main:
==> flow/design.v (excerpt) <==
module my_chip (
    input logic [11:0] io_in,  
    output logic [11:0] io_out,  
    input logic clock,
    input logic reset  
);
Size in the first run: roughly 1,000 cells after synthesis, roughly 26 I/O pins.
Settings: LEC_CHECK=0, CAP_MARGIN=5, CORE_MARGIN=2, CORE_UTILIZATION=72, CTS_CLUSTER_DIAMETER=130, PLACE_DENSITY=0.65, SLEW_MARGIN=20; clock period 6.51 ns.
run.sh (not shown) runs the stock make flow with config.mk's settings and CLKGATE_MAP_FILE=.
### main -> the feature branch
- CTS_CLUSTER_DIAMETER no longer set, was 130
- PLACE_DENSITY no longer set, was 0.65
- CTS_CLUSTER_SIZE now 97, previously not set
- CAP_MARGIN now 20, was 5
- ABC_AREA now 1, previously not set
- the clock period (ns, I/O delays scaled along) now 2.45, was 6.51
The feature branch — arrival time reported for the critical path endpoint 1.13 ns lower, main as reference
A slowest cell on the critical path of sky130_fd_sc_hd__dfrtp_1 is what main shows, while sky130_fd_sc_hd__dfstp_4 belongs to the feature branch.
Overall routed net length in the feature branch is about 45% above main.
The die span in y number comes out lower for main vs the feature branch.
Chip footprint (lower): main
[the feature branch] number of buffers outside the clock class in the layout rose 71 relative to main
Re placeable core area: the feature branch and main aren't equal, and the lower value belongs to main.
The feature branch: complete, dirty (negative setup slack)
Relative to main, the die outline width of the feature branch is higher by about 3.5%.
Compared the feature branch vs main, and final cell count is up in the feature branch.


Starting RTL as in the previous note.
==> flow/config.mk <==
export PLATFORM = sky130hd
export DESIGN_NAME = my_chip
export DESIGN_NICKNAME = my_chip
export VERILOG_FILES = /design/flow/design.v
export SDC_FILE = /design/flow/constraint.sdc
export NUM_CORES = 4
export LEC_CHECK = 0
export ABC_AREA = 1
export CAP_MARGIN = 20
export CORE_MARGIN = 2
export CORE_UTILIZATION = 72
export CTS_CLUSTER_DIAMETER = 25
export CTS_CLUSTER_SIZE = 68
export PLACE_DENSITY_LB_ADDON = 0.12
export SETUP_SLACK_MARGIN = 0.48
export SLEW_MARGIN = 20
==> flow/constraint.sdc <==
create_clock -name core_clock -period 2.55 [get_ports {clock}]
set_input_delay 0.5100 -clock core_clock [delete_from_list [all_inputs] [get_ports {clock}]]
set_output_delay 0.5100 -clock core_clock [all_outputs]
set_load 0.01 [all_outputs]
The first run reached the layout checks and failed them: negative setup slack.
Next try:
ABC_AREA = unset   (was 1)
CORE_UTILIZATION = 40   (was 72)
CTS_CLUSTER_DIAMETER = unset   (was 25)
CTS_CLUSTER_SIZE = unset   (was 68)
PLACE_DENSITY_LB_ADDON = unset   (was 0.12)
SETUP_SLACK_MARGIN = unset   (was 0.48)
clock period = 4.42 ns   (was 2.55 ns; I/O delays follow)
With this change the flow produced a clean layout; non-clock buffer count drops by 72; power fell by well over a third; synthesized area came out lower by a few percent.


my_chip again, from the RTL that the note above started with.
Settings: LEC_CHECK=0, ABC_AREA=0, CAP_MARGIN=15, CELL_PAD_IN_SITES_DETAIL_PLACEMENT=2, CELL_PAD_IN_SITES_GLOBAL_PLACEMENT=2, CORE_ASPECT_RATIO=0.8, CORE_MARGIN=9, CORE_UTILIZATION=48, GPL_ROUTABILITY_DRIVEN=0, GPL_TIMING_DRIVEN=0, HOLD_SLACK_MARGIN=0.18, MAX_ROUTING_LAYER=met4, MIN_ROUTING_LAYER=met2, PLACE_DENSITY_LB_ADDON=0.2, SLEW_MARGIN=30, TNS_END_PERCENT=95; clock period 3.09 ns.
The baseline aborted during clock tree synthesis (4_1_cts) with DPL-0033.
Change:
CORE_MARGIN = 4   (was 9)
CTS_CLUSTER_SIZE = 90   (was not set)
SETUP_SLACK_MARGIN = -0.01   (was not set)
SLEW_MARGIN = 20   (was 30)
The new run ended with an error in clock tree synthesis (4_1_cts) (DPL-0033). Die area falls by 12%. Area after synthesis does not change. Synthesized cell count is unchanged.
Change:
ABC_AREA = not set   (was 0)
CAP_MARGIN = 20   (was 15)
CELL_PAD_IN_SITES_DETAIL_PLACEMENT = not set   (was 2)
CELL_PAD_IN_SITES_GLOBAL_PLACEMENT = not set   (was 2)
CORE_ASPECT_RATIO = not set   (was 0.8)
CORE_MARGIN = 2   (was 4)
CORE_UTILIZATION = 40   (was 48)
CTS_CLUSTER_SIZE = 13   (was 90)
GPL_ROUTABILITY_DRIVEN = not set   (was 0)
GPL_TIMING_DRIVEN = not set   (was 0)
HOLD_SLACK_MARGIN = not set   (was 0.18)
MIN_ROUTING_LAYER = not set   (was met2)
PLACE_DENSITY_LB_ADDON = not set   (was 0.2)
SETUP_SLACK_MARGIN = not set   (was -0.01)
TNS_END_PERCENT = not set   (was 95)
clock period = 10.0 ns   (was 3.09 ns; I/O delays follow)
Now the flow finished with timing, DRC and antenna clean.
Area after synthesis is unchanged.
Die size came out higher by 13%.
Synthesized cell count is unchanged.
No activity file was given, so power comes from the tool's default toggle rates.
